==> run D: inputs <==
==> flow/design.v (excerpt) <==
module ascon
(
    input  logic         clock,            
    input  logic         reset_n,          
    input  logic         i_sys_enable,     
    input  logic         i_start,          
    input  logic         i_data_valid,     
    input  logic [ 63:0] i_data,           
    input  logic [127:0] i_key,            
    input  logic [127:0] i_nonce,          
    output logic [ 63:0] o_cipher,         
    output logic [127:0] o_tag,            
    output logic         o_valid_cipher,   
    output logic         o_done,           
    output logic         o_ready           
);
clock: 10.0 ns
lec_check: 0
abc_area: 0
cap_margin: 35
cell_pad_in_sites_global_placement: 1
core_margin: 7
core_utilization: 47
cts_cluster_size: 83
gpl_timing_driven: 0
max_routing_layer: met4
min_routing_layer: met2
place_density_lb_addon: 0.1
setup_slack_margin: 2.89
slew_margin: 20
run.sh (not shown) runs the stock make flow with config.mk's settings and CLKGATE_MAP_FILE=.
==> inputs of run Z, as changes to run D <==
Settings changed: ABC_AREA 0 to 1, CAP_MARGIN 35 to 20, CELL_PAD_IN_SITES_GLOBAL_PLACEMENT 1 to unset, CORE_MARGIN 7 to 2, CORE_UTILIZATION 47 to 72, CTS_CLUSTER_DIAMETER set to 207, CTS_CLUSTER_SIZE 83 to 100, GPL_TIMING_DRIVEN 0 to unset, MAX_ROUTING_LAYER met4 to unset, MIN_ROUTING_LAYER met2 to unset, PLACE_DENSITY_LB_ADDON 0.1 to unset, SETUP_SLACK_MARGIN 2.89 to -0.36.
==> flow/constraint.sdc (replaced) <==
create_clock -name core_clock -period 4.31 [get_ports {clock}]
set_input_delay 0.8620 -clock core_clock [delete_from_list [all_inputs] [get_ports {clock}]]
set_output_delay 0.8620 -clock core_clock [all_outputs]
set_load 0.01 [all_outputs]
==> results <==
Run D aborted during global routing (5_1_grt) with GRT-0116. Run Z did not get past global routing (5_1_grt) (GRT-0116). Between run D and run Z, the lower area after synthesis is in run Z (gap about 2.5%, measured against run Z). Synthesized cell count: run Z is higher than run D (about 56%). Against run Z, the die area of run D is larger by 65%.

==> v39 <==
Starting RTL as in the previous note.
## ascon
module ascon
(
    input  logic         clock,            
    input  logic         reset_n,          
    input  logic         i_sys_enable,     
    input  logic         i_start,          
    input  logic         i_data_valid,     
    input  logic [ 63:0] i_data,           
    input  logic [127:0] i_key,            
    input  logic [127:0] i_nonce,          
    output logic [ 63:0] o_cipher,         
    output logic [127:0] o_tag,            
    output logic         o_valid_cipher,   
    output logic         o_done,           
    output logic         o_ready           
);
    logic
        s_mux_select,                       
        s_enable_xor_data_begin,            
        s_enable_xor_key_begin,             
        s_enable_xor_key_end,               
        s_enable_xor_lsb_end,               
        s_enable_state_reg,                 
        s_enable_cipher_reg,                
        s_enable_tag_reg,                   
        s_enable_round_counter,             
        s_reset_round_counter_to_6,         
        s_reset_round_counter_to_0,         
        s_enable_block_counter,             
        s_reset_block_counter,              
        s_valid_cipher,                     
        reg_valid_cipher,                   
        s_done,                             
        reg_done;                           
    logic         [319:0]       o_state;            
    logic         [3:0] reg_round_counter;  
    logic         [1:0] reg_block_counter;  
    ascon_fsm ascon_fsm_inst (
  ...
clock: 4.08 ns
lec_check: 0
cap_margin: 20
core_margin: 2
core_utilization: 72
cts_cluster_diameter: 359
cts_cluster_size: 13
place_density_lb_addon: 0.27
setup_slack_margin: 0.4
slew_margin: 20
==> v1 (differences from v39) <==
==> flow/config.mk (replaced) <==
export PLATFORM = sky130hd
export DESIGN_NAME = ascon
export DESIGN_NICKNAME = ascon
export VERILOG_FILES = /design/flow/design.v
export SDC_FILE = /design/flow/constraint.sdc
export NUM_CORES = 4
export LEC_CHECK = 0
export ABC_AREA = 1
export CAP_MARGIN = 20
export CORE_MARGIN = 7
export CORE_UTILIZATION = 58
export SETUP_SLACK_MARGIN = 0.81
export SLEW_MARGIN = 20
==> flow/constraint.sdc (replaced) <==
create_clock -name core_clock -period 10.0 [get_ports {clock}]
set_input_delay 2.0000 -clock core_clock [delete_from_list [all_inputs] [get_ports {clock}]]
set_output_delay 2.0000 -clock core_clock [all_outputs]
set_load 0.01 [all_outputs]
==> notes <==
- Between v39 and v1, the lower non-clock buffer count is in v1 (gap 373).
- In v39 the routed wire length is lower than in v1, by about 20%.
==> figures <==
quantity	v1	v39
Chip Height	312 um	275 um
Fin util	67.8%	86.6%
Largest fanout on the critical path	51	17
Run status	finished clean	finished clean
Antenna diode count	14	26
Initial antenna violation count	27	36
Fraction of standard cell area in multi-input logic	54.8%	59.9%
Number of buffers outside the clock class in the layout	566	939
Layout-to-synthesis area ratio	1.160x	1.193x
Area fraction in full adders, half adders and majority gates	3.33%	5.19%

==> v9 <==
ascon again, from the RTL that the note above started with.
Settings: LEC_CHECK=0, CAP_MARGIN=20, CELL_PAD_IN_SITES_DETAIL_PLACEMENT=0, CELL_PAD_IN_SITES_GLOBAL_PLACEMENT=0, CORE_ASPECT_RATIO=0.8, CORE_MARGIN=2, CORE_UTILIZATION=72, CTS_CLUSTER_DIAMETER=344, CTS_CLUSTER_SIZE=20, GPL_TIMING_DRIVEN=1, HOLD_SLACK_MARGIN=0.2, MAX_ROUTING_LAYER=met4, PLACE_DENSITY_LB_ADDON=0.01, SETUP_SLACK_MARGIN=1.39, SLEW_MARGIN=20, TNS_END_PERCENT=5; clock period 4.81 ns.
==> inputs of v5, as changes to v9 <==
==> flow/config.mk (replaced) <==
export PLATFORM = sky130hd
export DESIGN_NAME = ascon
export DESIGN_NICKNAME = ascon
export VERILOG_FILES = /design/flow/design.v
export SDC_FILE = /design/flow/constraint.sdc
export NUM_CORES = 4
export LEC_CHECK = 0
export CAP_MARGIN = 20
export CORE_MARGIN = 2
export CORE_UTILIZATION = 72
export MAX_ROUTING_LAYER = met4
export SETUP_SLACK_MARGIN = -0.25
export SLEW_MARGIN = 20
==> flow/constraint.sdc (replaced) <==
create_clock -name core_clock -period 3.25 [get_ports {clock}]
set_input_delay 0.6500 -clock core_clock [delete_from_list [all_inputs] [get_ports {clock}]]
set_output_delay 0.6500 -clock core_clock [all_outputs]
set_load 0.01 [all_outputs]
==> inputs of v33, as changes to v9 <==
==> flow/config.mk (replaced) <==
export PLATFORM = sky130hd
export DESIGN_NAME = ascon
export DESIGN_NICKNAME = ascon
export VERILOG_FILES = /design/flow/design.v
export SDC_FILE = /design/flow/constraint.sdc
export NUM_CORES = 4
export LEC_CHECK = 0
export CAP_MARGIN = 20
export CORE_MARGIN = 2
export CORE_UTILIZATION = 23
export SLEW_MARGIN = 20
==> flow/constraint.sdc (replaced) <==
create_clock -name core_clock -period 14.5 [get_ports {clock}]
set_input_delay 2.9000 -clock core_clock [delete_from_list [all_inputs] [get_ports {clock}]]
set_output_delay 2.9000 -clock core_clock [all_outputs]
set_load 0.01 [all_outputs]
==> results <==
| quantity | v5 | v33 | v9 |
|---|---|---|---|
| Outcome | did not finish | complete, no violations | complete, no violations |
| Stage where the flow stopped | 5_1_grt | - | - |
| Area taken by flip-flops and latches | - | 13500 um^2 | 13500 um^2 |
| Final cell count without fillers | - | 9225 | 7312 |
| Worst Skew | - | 0.0443 ns | 0.0283 ns |
| Worst reg2reg startpoint | - | ascon_fsm_inst.o_mux_select | ascon_fsm_inst.o_mux_select |
| Count of final setup violators | - | 0 | 0 |
| Total antenna diodes in the routed design | - | 56 | 51 |
| Req. time, crit path | - | 15.09 ns | 5.34 ns |
| Max_slew headroom | - | 0.0717 | 0.284 |
| Count of inserted tapcells | - | 3009 | 945 |
| # hold bufs at CTS | 1 | 0 | 0 |
| Number of stages on the worst setup path | - | 11 | 14 |
| DRC violations left | - | 0 | 0 |
| Proportion of cell area occupied by registers | - | 0.211 | 0.215 |
| Maxcap violations | - | 0 | 0 |
| Combinational fraction of the cell area | - | 0.584 | 0.608 |

==> 01-18 <==
ascon again, from the RTL that the note above started with.
Settings: LEC_CHECK=0, CAP_MARGIN=20, CELL_PAD_IN_SITES_GLOBAL_PLACEMENT=0, CORE_MARGIN=9, CORE_UTILIZATION=26, CTS_CLUSTER_SIZE=53, SLEW_MARGIN=20; clock period 4.89 ns.
==> 01-09: changes against 01-18 <==
==> flow/config.mk (replaced) <==
export PLATFORM = sky130hd
export DESIGN_NAME = ascon
export DESIGN_NICKNAME = ascon
export VERILOG_FILES = /design/flow/design.v
export SDC_FILE = /design/flow/constraint.sdc
export NUM_CORES = 4
export LEC_CHECK = 0
export ABC_AREA = 0
export CAP_MARGIN = 20
export CELL_PAD_IN_SITES_GLOBAL_PLACEMENT = 2
export CORE_MARGIN = 7
export CORE_UTILIZATION = 58
export HOLD_SLACK_MARGIN = 0.18
export MIN_ROUTING_LAYER = met2
export PLACE_DENSITY_LB_ADDON = 0.1
export SLEW_MARGIN = 20
==> flow/constraint.sdc (replaced) <==
create_clock -name core_clock -period 10.0 [get_ports {clock}]
set_input_delay 2.0000 -clock core_clock [delete_from_list [all_inputs] [get_ports {clock}]]
set_output_delay 2.0000 -clock core_clock [all_outputs]
set_load 0.01 [all_outputs]
==> flow_summary.rst <==
Implementation results
======================

.. list-table::
   :header-rows: 1

   * - Metric
     - Value
   * - Number of standard cells after synthesis
     - 5747
   * - Error
     - [ERROR FLW-0024] Place density exceeds 1.0 (current PLACE_DENSITY_LB_ADDON =  0.1). Please check if the value of  PLACE_DENSITY_LB_ADDON is between 0 and 0.99.
   * - Count of library flops with an enable pin
     - 0
   * - Floorplan core density
     - 58.6%
   * - Core area
     - 0.0900 mm^2
   * - Proportion of synthesized chip area in sequential cells
     - 25.5%
   * - Stopped at
     - global placement without I/O (3_1_place_gp_skip_io)
   * - Die ar.
     - 0.0996 mm^2
   * - Site row count
     - 110
   * - Chip area from the yosys synthesis statistics
     - 0.0528 mm^2
   * - Die boundary height
     - 316 um
   * - Result of the run
     - did not finish
(the above is from 01-09)
==> flow_summary.rst <==
Physical design figures
=======================

.. list-table::
   :header-rows: 1

   * - Metric
     - Value
   * - Result of the run
     - no timing/DRC/antenna violations
   * - Critical path's top delay family
     - XOR/XNOR gates
   * - Site row count
     - 164
   * - Core area
     - 0.201 mm^2
   * - Portion of the clock cycle consumed by the worst path in the final layout
     - 91.4%
   * - Die ar.
     - 0.219 mm^2
   * - Routability Congestion
     - 1.04
   * - Die boundary height
     - 468 um
   * - Number of standard cells after synthesis
     - 5747
   * - Proportion of synthesized chip area in sequential cells
     - 25.5%
   * - Count of library flops with an enable pin
     - 0
(the above is from 01-18)

==> trial 49 <==
Starting RTL as in the previous note.
==> flow/config.mk <==
export PLATFORM = sky130hd
export DESIGN_NAME = ascon
export DESIGN_NICKNAME = ascon
export VERILOG_FILES = /design/flow/design.v
export SDC_FILE = /design/flow/constraint.sdc
export NUM_CORES = 4
export LEC_CHECK = 0
export CAP_MARGIN = 20
export CORE_MARGIN = 2
export CORE_UTILIZATION = 72
export CTS_CLUSTER_DIAMETER = 359
export CTS_CLUSTER_SIZE = 13
export PLACE_DENSITY_LB_ADDON = 0.27
export SETUP_SLACK_MARGIN = 1.2
export SLEW_MARGIN = 20
export TNS_END_PERCENT = 5
==> flow/constraint.sdc <==
create_clock -name core_clock -period 4.08 [get_ports {clock}]
set_input_delay 0.8160 -clock core_clock [delete_from_list [all_inputs] [get_ports {clock}]]
set_output_delay 0.8160 -clock core_clock [all_outputs]
set_load 0.01 [all_outputs]
==> trial 91: changes against trial 49 <==
CORE_UTILIZATION = 71   (was 72)
CTS_CLUSTER_DIAMETER = unset   (was 359)
CTS_CLUSTER_SIZE = unset   (was 13)
MAX_ROUTING_LAYER = met4   (was unset)
PLACE_DENSITY_LB_ADDON = unset   (was 0.27)
SETUP_SLACK_MARGIN = unset   (was 1.2)
TNS_END_PERCENT = unset   (was 5)
==> flow/constraint.sdc (replaced) <==
create_clock -name core_clock -period 3.8 [get_ports {clock}]
set_input_delay 0.7600 -clock core_clock [delete_from_list [all_inputs] [get_ports {clock}]]
set_output_delay 0.7600 -clock core_clock [all_outputs]
set_load 0.01 [all_outputs]
==> trial 18: changes against trial 49 <==
CORE_UTILIZATION = 71   (was 72)
CTS_CLUSTER_DIAMETER = unset   (was 359)
CTS_CLUSTER_SIZE = unset   (was 13)
HOLD_SLACK_MARGIN = -0.09   (was unset)
MAX_ROUTING_LAYER = met4   (was unset)
PLACE_DENSITY_LB_ADDON = unset   (was 0.27)
SETUP_SLACK_MARGIN = 0.97   (was 1.2)
TNS_END_PERCENT = unset   (was 5)
==> flow/constraint.sdc (replaced) <==
create_clock -name core_clock -period 3.26 [get_ports {clock}]
set_input_delay 0.6520 -clock core_clock [delete_from_list [all_inputs] [get_ports {clock}]]
set_output_delay 0.6520 -clock core_clock [all_outputs]
set_load 0.01 [all_outputs]
==> comparison table <==
item	trial 18	trial 49	trial 91
Pre-CTS WS	-0.398 ns	0.124 ns	-0.0124 ns
Post-CTS Setup Inserts	38	70	0
Area share of the largest cell type after synthesis	25.4%	25.4%	25.4%
Die extent in y	277 µm	275 µm	277 µm
Buffers added on ports	519	519	519
Post-DP HPWL	190000 µm	176000 µm	173000 µm
Post-CTS sizing	300	276	5
Boundary pin count	520	520	520
Die X-Extent	277 µm	275 µm	277 µm
CTS Root Buffer Type	clkbuf_16	clkbuf_16	clkbuf_16
Syn. warnings	5	5	5
Total CTS buffers	60	47	61
Floorplan die area	76500 µm²	75500 µm²	76500 µm²
Effective utilization at floorplan	72.1%	72.6%	72.1%
Post-detailed-placement cell area	66100 µm²	61000 µm²	61300 µm²
Run status	did not finish	did not finish	failed layout checks
Last stage reached	5_1_grt	5_1_grt	-
Violated checks	-	-	setup timing
Core outline area	73200 µm²	72700 µm²	73200 µm²
Post-Place Cells	7763	7265	7320
Number of enable flip-flop cells	0	0	0
Cell type with the largest total area	dfrtp_1	dfrtp_1	dfrtp_1
Cell total in the yosys stat output	5747	5747	5747
RePlAce Congestion	1.21	1.17	1.24
Library cell with the highest instance count after synthesis	mux2i_1	mux2i_1	mux2i_1

==> inputs of job 7788 <==
Starting RTL as in the previous note.
Settings: LEC_CHECK=0, ABC_AREA=1, CAP_MARGIN=20, CORE_MARGIN=2, CORE_UTILIZATION=72, CTS_CLUSTER_DIAMETER=372, CTS_CLUSTER_SIZE=98, SETUP_SLACK_MARGIN=2.14, SLEW_MARGIN=20, TNS_END_PERCENT=5; clock period 7.21 ns.
==> inputs of job 1262, as changes to job 7788 <==
ABC_AREA = not set   (was 1)
CORE_UTILIZATION = 71   (was 72)
CTS_CLUSTER_DIAMETER = not set   (was 372)
CTS_CLUSTER_SIZE = not set   (was 98)
PLACE_DENSITY = 0.64   (was not set)
SETUP_SLACK_MARGIN = not set   (was 2.14)
TNS_END_PERCENT = not set   (was 5)
==> flow/constraint.sdc (replaced) <==
create_clock -name core_clock -period 3.97 [get_ports {clock}]
set_input_delay 0.7940 -clock core_clock [delete_from_list [all_inputs] [get_ports {clock}]]
set_output_delay 0.7940 -clock core_clock [all_outputs]
set_load 0.01 [all_outputs]
==> inputs of job 4798, as changes to job 7788 <==
ABC_AREA = not set   (was 1)
CORE_UTILIZATION = 53   (was 72)
CTS_CLUSTER_DIAMETER = not set   (was 372)
CTS_CLUSTER_SIZE = not set   (was 98)
SETUP_SLACK_MARGIN = not set   (was 2.14)
TNS_END_PERCENT = not set   (was 5)
==> flow/constraint.sdc (replaced) <==
create_clock -name core_clock -period 5.85 [get_ports {clock}]
set_input_delay 1.1700 -clock core_clock [delete_from_list [all_inputs] [get_ports {clock}]]
set_output_delay 1.1700 -clock core_clock [all_outputs]
set_load 0.01 [all_outputs]
==> summary of the runs <==
Job 1262 finished but fails on negative setup slack. Job 4798 completed without violations. Job 7788 died in global routing. Against job 1262, the via count of job 4798 is smaller by 7.8%. In job 4798 the worst setup slack is better than in job 1262, by 1300 ps. Against job 1262, the non-clock buffer count of job 4798 is lower by 213. Worst hold slack: job 4798 is higher than job 1262 (310 ps). Against job 1262, the cell area of job 4798 is smaller by 1.8%. Critical path depth: job 4798 is higher than job 1262 (1).
==> figures <==
item                                                                                         job 1262                               job 4798                   job 7788
Status                                                                       finished with violations       no timing/DRC/antenna violations  aborted with a tool error
Stage where the flow stopped                                                                        -                                      -             global routing
Layout check failures                                                            negative setup slack                                      -                          -
Yosys-reported design area after synthesis                                                  52800 µm²                              52800 µm²                  51500 µm²
Largest fanout on the critical path                                                                57                                     67                          -
Half-perimeter wire length of the detailed placement result                                    175 mm                                 184 mm                     205 mm
Number of clock buffer instances in the layout                                                     72                                     85                          -
Number of different library cells in the post-synthesis netlist                                    72                                     72                         50
FF-to-FF End                                                     permutation_inst.state_output_reg[9]  permutation_inst.state_output_reg[67]                          -
Non-Clock Inverter Count                                                                           92                                     92                          -
Routed wl met3                                                                                41.8 mm                                29.3 mm                          -
Maximum achievable frequency                                                                0.245 GHz                              0.215 GHz                          -
